==> 11-21 <==
// b58_cliky
module b58_cliky
	(
		CLOCK_50,						 
    KEY,
    SW,
    HEX0, HEX1, HEX2, HEX3, HEX4, HEX5, HEX6, HEX7,
		PLOT_X,
		PLOT_Y,
		PLOT_COLOUR,
		PLOT_EN
	);
clock: 8.01 ns
lec_check: 0
abc_area: 1
cap_margin: 20
core_margin: 2
core_utilization: 72
cts_cluster_diameter: 297
cts_cluster_size: 92
place_density: 0.42
setup_slack_margin: 1.92
slew_margin: 20
run.sh (not shown) runs the stock make flow with config.mk's settings and CLKGATE_MAP_FILE=.
==> 12-11 (differences from 11-21) <==
--- a/flow/config.mk
+++ b/flow/config.mk
@@ -11,6 +11,4 @@
 export CORE_UTILIZATION = 72
-export CTS_CLUSTER_DIAMETER = 297
-export CTS_CLUSTER_SIZE = 92
-export PLACE_DENSITY = 0.42
-export SETUP_SLACK_MARGIN = 1.92
+export CTS_CLUSTER_DIAMETER = 233
+export PLACE_DENSITY = 0.64
 export SLEW_MARGIN = 20
==> flow/constraint.sdc (replaced) <==
create_clock -name core_clock -period 11.7 [get_ports {CLOCK_50}]
set_input_delay 2.3400 -clock core_clock [delete_from_list [all_inputs] [get_ports {CLOCK_50}]]
set_output_delay 2.3400 -clock core_clock [all_outputs]
set_load 0.01 [all_outputs]
==> notes <==
In die size, 12-11 and 11-21 do not differ. Synthesized cell count is the same in 12-11 and 11-21. In area after synthesis, 12-11 and 11-21 do not differ. 11-21 never finished: it broke off in 5_1_grt. 12-11 finished but fails on setup timing.
==> figures <==
| metric | 12-11 | 11-21 |
|---|---|---|
| Run status | finished with violations | stopped before the end |
| Stage where the flow stopped | - | 5_1_grt |
| Layout check failures | setup timing | - |
| Post-placement cell area | 19330 µm² | 21940 µm² |
| Number of buffers added for setup after CTS | 8 | 54 |
| Cells after DPL | 3384 | 3678 |
| Placer congestion estimate | 1.040 | 1.070 |
| Number of rows in the core area | 58 | 58 |
| Total standard cell area after synthesis | 18680 µm² | 18680 µm² |
| Worst setup timing slack at the placement stage | -0.6189 ns | -2.187 ns |
| Number of CTS-inserted buffers | 23 | 6 |
| Post-DP HPWL | 38020 µm | 43350 µm |
| Number of instances resized during post-cts repair | 17 | 167 |

---

==> try-indigo: inputs <==
b58_cliky again, from the RTL that the note above started with.
make LEC_CHECK=0 ABC_AREA=1 CAP_MARGIN=20 CORE_MARGIN=2 CORE_UTILIZATION=72 CTS_CLUSTER_SIZE=93 PLACE_DENSITY=0.6 SLEW_MARGIN=20 TNS_END_PERCENT=20 finish   # period 11.3 ns
==> try-fjord: changes against try-indigo <==
--- a/flow/config.mk
+++ b/flow/config.mk
@@ -6,10 +6,10 @@
 export NUM_CORES = 4
 export LEC_CHECK = 0
-export ABC_AREA = 1
 export CAP_MARGIN = 20
+export CELL_PAD_IN_SITES_GLOBAL_PLACEMENT = 0
 export CORE_MARGIN = 2
 export CORE_UTILIZATION = 72
-export CTS_CLUSTER_SIZE = 93
-export PLACE_DENSITY = 0.6
+export CTS_CLUSTER_DIAMETER = 28
+export GPL_TIMING_DRIVEN = 1
+export PLACE_DENSITY = 0.91
 export SLEW_MARGIN = 20
-export TNS_END_PERCENT = 20
==> flow/constraint.sdc (replaced) <==
create_clock -name core_clock -period 7.6 [get_ports {CLOCK_50}]
set_input_delay 1.5200 -clock core_clock [delete_from_list [all_inputs] [get_ports {CLOCK_50}]]
set_output_delay 1.5200 -clock core_clock [all_outputs]
set_load 0.01 [all_outputs]
==> qor summary <==
Post-synthesis cell count from yosys: try-indigo 3054; try-fjord 2625
Area leader share: try-indigo 23.3%; try-fjord 22.9%
Adder-cell share of the synthesized area: try-indigo 5.98%; try-fjord 6.19%
XOR/XNOR share of the synthesized area: try-indigo 3.38%; try-fjord 5.76%
Post-CTS Resized: try-indigo 21; try-fjord 166
Run status: try-indigo failed layout checks; try-fjord did not finish
Stage where the flow stopped: try-indigo -; try-fjord global routing
Layout check failures: try-indigo setup timing; try-fjord -
Placeable core region: try-indigo 25300 µm²; try-fjord 26000 µm²
Synthesized-area fraction occupied by ao, oa, aoi and oai cells: try-indigo 15.5%; try-fjord 28.2%
Chip area from the yosys synthesis statistics: try-indigo 18700 µm²; try-fjord 19000 µm²
Overall die area: try-indigo 27200 µm²; try-fjord 27700 µm²
Most frequently used cell type in the post-synthesis netlist: try-indigo nand2_1; try-fjord nor2_1
Per-instance average area after synthesis: try-indigo 6.12 µm²; try-fjord 7.24 µm²
And+or+nand+nor area frac: try-indigo 40.4%; try-fjord 26.8%
Worst setup slack before clock tree synthesis: try-indigo -0.492 ns; try-fjord -3.19 ns
DP Area: try-indigo 19400 µm²; try-fjord 22100 µm²

---

==> job 8261: inputs <==
b58_cliky again, from the RTL that the note above started with.
export LEC_CHECK = 0
export ABC_AREA = 1
export CAP_MARGIN = 20
export CELL_PAD_IN_SITES_GLOBAL_PLACEMENT = 3
export CORE_MARGIN = 2
export CORE_UTILIZATION = 20
export GPL_ROUTABILITY_DRIVEN = 0
export GPL_TIMING_DRIVEN = 0
export HOLD_SLACK_MARGIN = -0.06
export MAX_ROUTING_LAYER = met4
export PLACE_DENSITY = 0.91
export SLEW_MARGIN = 20
export TNS_END_PERCENT = 40
create_clock -name core_clock -period 13.1 [get_ports {CLOCK_50}]
==> job 2360 (differences from job 8261) <==
- CELL_PAD_IN_SITES_GLOBAL_PLACEMENT: 3 -> 0
- CORE_UTILIZATION: 20 -> 65
- CTS_CLUSTER_DIAMETER: default -> 57
- GPL_ROUTABILITY_DRIVEN: 0 -> default
- GPL_TIMING_DRIVEN: 0 -> 1
- HOLD_SLACK_MARGIN: -0.06 -> default
- MAX_ROUTING_LAYER: met4 -> default
- PLACE_DENSITY: 0.91 -> default
- TNS_END_PERCENT: 40 -> default
==> flow/constraint.sdc (replaced) <==
create_clock -name core_clock -period 10.3 [get_ports {CLOCK_50}]
set_input_delay 2.0600 -clock core_clock [delete_from_list [all_inputs] [get_ports {CLOCK_50}]]
set_output_delay 2.0600 -clock core_clock [all_outputs]
set_load 0.01 [all_outputs]
==> job 538 (differences from job 8261) <==
- ABC_AREA: 1 -> default
- CELL_PAD_IN_SITES_GLOBAL_PLACEMENT: 3 -> 0
- CORE_UTILIZATION: 20 -> 65
- GPL_ROUTABILITY_DRIVEN: 0 -> default
- GPL_TIMING_DRIVEN: 0 -> 1
- HOLD_SLACK_MARGIN: -0.06 -> default
- MAX_ROUTING_LAYER: met4 -> default
- TNS_END_PERCENT: 40 -> default
==> flow/constraint.sdc (replaced) <==
create_clock -name core_clock -period 7.84 [get_ports {CLOCK_50}]
set_input_delay 1.5680 -clock core_clock [delete_from_list [all_inputs] [get_ports {CLOCK_50}]]
set_output_delay 1.5680 -clock core_clock [all_outputs]
set_load 0.01 [all_outputs]
==> notes.md <==
Results of the run.

The area fraction in and, or, nand and nor cells is 26.8%. The run stopped with a tool error. The die is ~170 microns tall. After detailed placement, the design holds a cell count of 3274. Yosys reports that the leading cell type by area covers a little under a quarter of the netlist area.

According to the Yosys statistics, the synthesized design has a chip area of 0.0190 sq mm. The last flow stage reached is 5_1_grt.
# the run above: job 538

==> notes.md <==
Latest figures from synthesis and place and route.

The flow ran to the end and the layout has no timing, DRC or antenna violations. The cell count after placement is approximately 4400. The worst path required time is between 10 and 15 ns. The share of Yosys cell area claimed by the top area cell type is 23.3%. Measured along the y axis, the die boundary spans between 300 and 400 microns. The area fraction in and, or, nand and nor cells is 40.4%.
# the run above: job 8261

==> notes.md <==
Latest figures from synthesis and place and route.

The flow ran to the end, but the layout failed its checks. The layout checks failed on setup timing. The number of setup violations in the final report is 18. The final timing report gives a worst setup slack of -1.16 ns. The cell count after placement is 3685.

# the run above: job 2360

